==> flow/design.v (excerpt) <==
module axi_s_to_fifos #(
    parameter integer FIFO_DEPTH = 32,
    parameter integer C_DATA_WIDTH = 32
)(
    input  logic                     clk,
    input  logic                     nrst,
    input  logic [31:0]  awaddr,
    input  logic [3:0]               awprot,
    input  logic                     awvalid,
    output logic                     awready,
    input  logic [C_DATA_WIDTH-1:0]  wdata,
    input  logic [C_DATA_WIDTH/8-1:0] wstrb,
    input  logic                     wvalid,
    output logic                     wready,
    output logic [1:0]               bresp,
    output logic                     bvalid,
    input  logic                     bready,
    input  logic [31:0]  araddr,
    input  logic [3:0]               arprot,
    input  logic                     arvalid,
    output logic                     arready,
    output logic [C_DATA_WIDTH-1:0]  rdata,
    output logic [1:0]               rresp,
    output logic                     rvalid,
    input  logic                     rready,
    input logic [C_DATA_WIDTH-1:0]  fifo_wdata,
    output logic                    fifo_full,
    output logic                    fifo_almost_full,
    input logic                     fifo_wena,
    output logic [C_DATA_WIDTH-1:0] fifo_rdata,
    output logic                    fifo_empty,
    output logic                    fifo_almost_empty,
  ...
Size in the first run: ~13000 cells after synthesis, roughly 2200 flip-flops, about 230 I/O pins, about 100000 um2 of cells after synthesis.
Settings: LEC_CHECK=0, ABC_AREA=1, CAP_MARGIN=20, CORE_ASPECT_RATIO=1.33, CORE_MARGIN=2, CORE_UTILIZATION=53, CTS_CLUSTER_SIZE=25, SLEW_MARGIN=20; clock period 8.0 ns.
run.sh (not shown) runs the stock make flow with config.mk's settings and CLKGATE_MAP_FILE=.
Edit:
--- a/flow/config.mk
+++ b/flow/config.mk
@@ -8 +7,0 @@
-export ABC_AREA = 1
@@ -10 +8,0 @@
-export CORE_ASPECT_RATIO = 1.33
@@ -12,2 +10 @@
-export CORE_UTILIZATION = 53
-export CTS_CLUSTER_SIZE = 25
+export CORE_UTILIZATION = 45
==> flow/constraint.sdc (replaced) <==
create_clock -name core_clock -period 3.46 [get_ports {clk}]
set_input_delay 0.6920 -clock core_clock [delete_from_list [all_inputs] [get_ports {clk}]]
set_output_delay 0.6920 -clock core_clock [all_outputs]
set_load 0.01 [all_outputs]
Effect:
- This time the run completed, yet does not pass: negative setup slack
- final cell count drops by 28%
- utilization drops by 4.1 points
- total power rises by 120%
- area after synthesis fell by 2.7%
- cell area increases by 6.8%
- global-route usage is lower by 2.4 points
- register-to-register slack degrades by 3.7 ns
- flip-flop count does not change
- die area goes up by 14%
- worst hold slack degrades by 0.056 ns
- sequential power increases by 120%
Edit:
--- a/flow/config.mk
+++ b/flow/config.mk
@@ -10 +10 @@
-export CORE_UTILIZATION = 45
+export CORE_UTILIZATION = 46
==> flow/constraint.sdc (replaced) <==
create_clock -name core_clock -period 7.26 [get_ports {clk}]
set_input_delay 1.4520 -clock core_clock [delete_from_list [all_inputs] [get_ports {clk}]]
set_output_delay 1.4520 -clock core_clock [all_outputs]
set_load 0.01 [all_outputs]
Effect: This time the run passed the timing, DRC and antenna checks. Flip-flop count is unchanged. Sequential share of layout area is higher by 3.0 points. Combinational power is lower by 61%. Total power is lower by 54%.
Edit:
--- a/flow/config.mk
+++ b/flow/config.mk
@@ -10 +10 @@
-export CORE_UTILIZATION = 46
+export CORE_UTILIZATION = 66
==> flow/constraint.sdc (replaced) <==
create_clock -name core_clock -period 4.03 [get_ports {clk}]
set_input_delay 0.8060 -clock core_clock [delete_from_list [all_inputs] [get_ports {clk}]]
set_output_delay 0.8060 -clock core_clock [all_outputs]
set_load 0.01 [all_outputs]
After rerunning: Now the flow completed, yet does not pass: negative setup slack; synthesized cell count stays the same; worst setup slack gets worse by 0.63 ns; wire length fell by a few percent; count of clock-buffer cells in the layout went down by 25; die size went down by a quarter to a third; global-route usage goes up by 14 points; hold slack stays flat; final area increases by a few percent; cell count drops by a few percent; area after synthesis is unchanged.
Edit:
--- a/flow/config.mk
+++ b/flow/config.mk
@@ -10 +10 @@
-export CORE_UTILIZATION = 66
+export CORE_UTILIZATION = 40
==> flow/constraint.sdc (replaced) <==
create_clock -name core_clock -period 7.26 [get_ports {clk}]
set_input_delay 1.4520 -clock core_clock [delete_from_list [all_inputs] [get_ports {clk}]]
set_output_delay 1.4520 -clock core_clock [all_outputs]
set_load 0.01 [all_outputs]
=> The new run completed with no timing, DRC or antenna violations; clock skew grows by 0.070 ns; critical path depth fell by 5; global-route usage decreases by 18 points; combinational power fell by 53%; worst setup slack improved by 0.68 ns; total power shrinks by 46%; die area rose by 64%; sequential power fell by 45%; cell count went up by 9.3%; final area came out lower by 3.0%.

* * *

The RTL this note starts from:
==> flow/design.v <==
module axi_s_to_fifos #(
    parameter integer FIFO_DEPTH = 32,
    parameter integer C_DATA_WIDTH = 32
)(
    input  logic                     clk,
    input  logic                     nrst,
    input  logic [31:0]  awaddr,
    input  logic [3:0]               awprot,
    input  logic                     awvalid,
    output logic                     awready,
    input  logic [C_DATA_WIDTH-1:0]  wdata,
    input  logic [C_DATA_WIDTH/8-1:0] wstrb,
    input  logic                     wvalid,
    output logic                     wready,
    output logic [1:0]               bresp,
    output logic                     bvalid,
    input  logic                     bready,
    input  logic [31:0]  araddr,
    input  logic [3:0]               arprot,
    input  logic                     arvalid,
    output logic                     arready,
    output logic [C_DATA_WIDTH-1:0]  rdata,
    output logic [1:0]               rresp,
    output logic                     rvalid,
    input  logic                     rready,
    input logic [C_DATA_WIDTH-1:0]  fifo_wdata,
    output logic                    fifo_full,
    output logic                    fifo_almost_full,
    input logic                     fifo_wena,
    output logic [C_DATA_WIDTH-1:0] fifo_rdata,
    output logic                    fifo_empty,
    output logic                    fifo_almost_empty,
    input logic                     fifo_rena
);
    localparam ADDR_STATUS  = 0;
    localparam ADDR_WRITE   = 1;
    localparam ADDR_READ    = 2;
    localparam BYTES        = C_DATA_WIDTH/8;
    localparam ADDR_LSB     = $clog2(BYTES); 
    logic [C_DATA_WIDTH-1:0]    reg_write   [0:FIFO_DEPTH-1];
    logic [C_DATA_WIDTH-1:0]    reg_read    [0:FIFO_DEPTH-1];
    logic [31:0]                araddr_reg;
    logic [31:0]                awaddr_reg;
    logic [C_DATA_WIDTH-1:0]    wdata_reg;
    logic full2;
    logic almost_full2;
    logic empty2;
    logic almost_empty2;
    logic full1;
    logic almost_full1;
    logic empty1;
    logic almost_empty1;
    logic wrote_axi;
    logic rd_pop;
    logic push_fifo1;
    logic pop_fifo1;
    logic push_fifo2;
    logic pop_fifo2;
    localparam int INDEX_W = $clog2(FIFO_DEPTH);
    logic [INDEX_W-1:0] write_index_axi, read_index_axi;
    logic [INDEX_W-1:0] write_index_fifo, read_index_fifo;
    logic [INDEX_W:0]   size_fifo1, size_fifo2;
    typedef enum logic {
        IDLE_READ,
        READ_DATA
    } state_read;
    state_read state_r;
    always_ff @(posedge clk or negedge nrst) begin
        if (!nrst) begin
            arready             <= 0;
            araddr_reg          <= 0;
            rdata               <= 0;
            rresp               <= 0;
            rvalid              <= 0;
            state_r             <= IDLE_READ;
            read_index_axi      <= 0;
            rd_pop              <= 0;
        end else begin
            case (state_r)
                IDLE_READ: begin
                    arready     <= 1;
                    if (arvalid && arready) begin
                        araddr_reg  <= araddr;
                        state_r     <= READ_DATA;
                        arready <= 0;
                    end
                end
                READ_DATA: begin
                    if (!rvalid) begin
                        rvalid  <= 1;
                        rresp   <= 0;
                        rd_pop  <= (araddr_reg[31:ADDR_LSB] == ADDR_READ) && !empty1;
                        if (araddr_reg[31:ADDR_LSB] == ADDR_STATUS) begin
                            rdata   <= {28'b0,
                                        full2,
                                        almost_full2,
                                        empty1,
                                        almost_empty1};
                        end else if (araddr_reg[31:ADDR_LSB] == ADDR_READ && !empty1) begin
                            rdata   <= reg_read[read_index_axi];
                        end else begin
                            rdata   <= 0;
                        end
                    end else if (rready) begin
                        if (rd_pop) begin
                            read_index_axi <= read_index_axi + 1;
                            if (read_index_axi == FIFO_DEPTH - 1) begin
                                read_index_axi <= 0;
                            end
                        end
                        rvalid  <= 0;
                        state_r <= IDLE_READ;
                    end
                end
                default: begin
                    state_r <= IDLE_READ;
                end
            endcase
        end
    end
    always_ff @(posedge clk or negedge nrst) begin
        if (!nrst) begin
            for (int i = 0; i < FIFO_DEPTH; i++) begin
                reg_read[i]     <= '0;
            end
            write_index_fifo    <= 0;
        end else begin
            if (fifo_wena && !full1) begin
                reg_read[write_index_fifo] <= fifo_wdata;
                write_index_fifo <= write_index_fifo + 1;
                if (write_index_fifo == FIFO_DEPTH - 1) begin
                    write_index_fifo <= 0;
                end
            end
        end
    end
    always_comb begin
        push_fifo1 = (fifo_wena && !full1);
        pop_fifo1 = rd_pop && (state_r == READ_DATA) && (rready && rvalid);
    end
    always_ff @(posedge clk or negedge nrst) begin
        if (!nrst) begin
            size_fifo1 <= FIFO_DEPTH;
        end else begin
            size_fifo1 <= size_fifo1 + pop_fifo1 - push_fifo1;
        end
    end
    typedef enum logic [1:0] {
        IDLE_WRITE,
        HAVE_AW,
        HAVE_W,
        RESP
    } state_write;
    state_write state_w;
    always_ff @(posedge clk or negedge nrst) begin
        if (!nrst) begin
            awready         <= 0;
            wready          <= 0;
            bvalid          <= 0;
            bresp           <= 0;
            awaddr_reg      <= 0;
            wdata_reg       <= 0;
            wrote_axi       <= 0;
            write_index_axi <= 0;
            state_w         <= IDLE_WRITE;
            for (int i = 0; i < FIFO_DEPTH; i++) begin
                reg_write[i] <= '0;
            end
        end else begin
            case (state_w)
                IDLE_WRITE: begin
                    awready <= 1;
                    wready  <= 1;
                    wrote_axi   <= 0;
                    if ((wvalid && wready) && (awvalid && awready)) begin
                        wdata_reg   <= wdata;
                        awaddr_reg  <= awaddr;
                        wready      <= 0;
                        awready     <= 0;
                        state_w     <= RESP;
                    end else if (awvalid && awready) begin
                        awaddr_reg  <= awaddr;
                        awready     <= 0;
                        state_w     <= HAVE_AW;
                    end else if (wvalid && wready) begin
                        wdata_reg   <= wdata;
                        wready      <= 0;
                        state_w     <= HAVE_W;
                    end
                end
                HAVE_AW: begin
                    wready  <= 1;
                    if (wvalid && wready) begin
                        wdata_reg   <= wdata;
                        wready      <= 0;
                        state_w     <= RESP;
                    end
                end
                HAVE_W: begin
                    awready <= 1;
                    if (awvalid && awready) begin
                        awaddr_reg  <= awaddr;
                        awready     <= 0;
                        state_w     <= RESP;
                    end
                end
                RESP: begin
                    if (awaddr_reg[31:ADDR_LSB] == ADDR_WRITE && !wrote_axi && !full2) begin
                        reg_write[write_index_axi] <= wdata_reg;
                        write_index_axi <= write_index_axi + 1;
                        if (write_index_axi == FIFO_DEPTH - 1) begin
                            write_index_axi <= 0;
                        end
                        wrote_axi <= 1;
                    end
                    bvalid  <= 1;
                    bresp   <= 0;
                    if (bready && bvalid) begin
                        bvalid  <= 0;
                        state_w <= IDLE_WRITE;
                    end
                end
                default: begin
                    state_w <= IDLE_WRITE;
                end
            endcase
        end
    end
    always_ff @(posedge clk or negedge nrst) begin
        if (!nrst) begin
            read_index_fifo <= 0;
        end else begin
            if (fifo_rena && !empty2) begin
                read_index_fifo <= read_index_fifo + 1;
                if (read_index_fifo == FIFO_DEPTH - 1) begin
                    read_index_fifo <= 0;
                end
            end
        end
    end
    always_comb begin
        pop_fifo2 = (fifo_rena && !empty2);
        push_fifo2 = (awaddr_reg[31:ADDR_LSB] == ADDR_WRITE && !wrote_axi && !full2) && (state_w == RESP);
    end
    always_ff @(posedge clk or negedge nrst) begin
        if (!nrst) begin
            size_fifo2 <= FIFO_DEPTH;
        end else begin
            size_fifo2 <= size_fifo2 + pop_fifo2 - push_fifo2;
        end
    end
    always_comb fifo_rdata = reg_write[read_index_fifo];
    always_comb begin
        empty2        = size_fifo2 == FIFO_DEPTH;
        almost_empty2 = size_fifo2 == (FIFO_DEPTH - 1);
        full2         = size_fifo2 == 0;
        almost_full2  = size_fifo2 == 1;
        empty1         = size_fifo1 == FIFO_DEPTH;
        almost_empty1  = size_fifo1 == (FIFO_DEPTH - 1);
        full1          = size_fifo1 == 0;
        almost_full1   = size_fifo1 == 1;
        fifo_full           = full1;
        fifo_almost_full    = almost_full1;
        fifo_empty          = empty2;
        fifo_almost_empty   = almost_empty2;
    end
endmodule
Settings: LEC_CHECK=0, CAP_MARGIN=20, CELL_PAD_IN_SITES_GLOBAL_PLACEMENT=0, CORE_MARGIN=2, CORE_UTILIZATION=72, CTS_CLUSTER_DIAMETER=27, CTS_CLUSTER_SIZE=50, PLACE_DENSITY=0.36, SETUP_SLACK_MARGIN=1.17, SLEW_MARGIN=20, TNS_END_PERCENT=70; clock period 4.05 ns.
The first run never finished: it broke off in global routing (ODB-0269).
Then changed:
Settings changed: CELL_PAD_IN_SITES_GLOBAL_PLACEMENT 0 to unset, CTS_CLUSTER_DIAMETER 27 to unset, CTS_CLUSTER_SIZE 50 to 14, PLACE_DENSITY 0.36 to unset, SETUP_SLACK_MARGIN 1.17 to unset, TNS_END_PERCENT 70 to unset.
Clock period 4.05 ns to 4.03 ns, I/O delays scaled along.
What happened: The changed run ran to the end with violations: setup timing. Synthesized cell count stays the same. Die size stays the same. Area after synthesis stays the same.
Power is estimated from default activity; no workload was simulated.
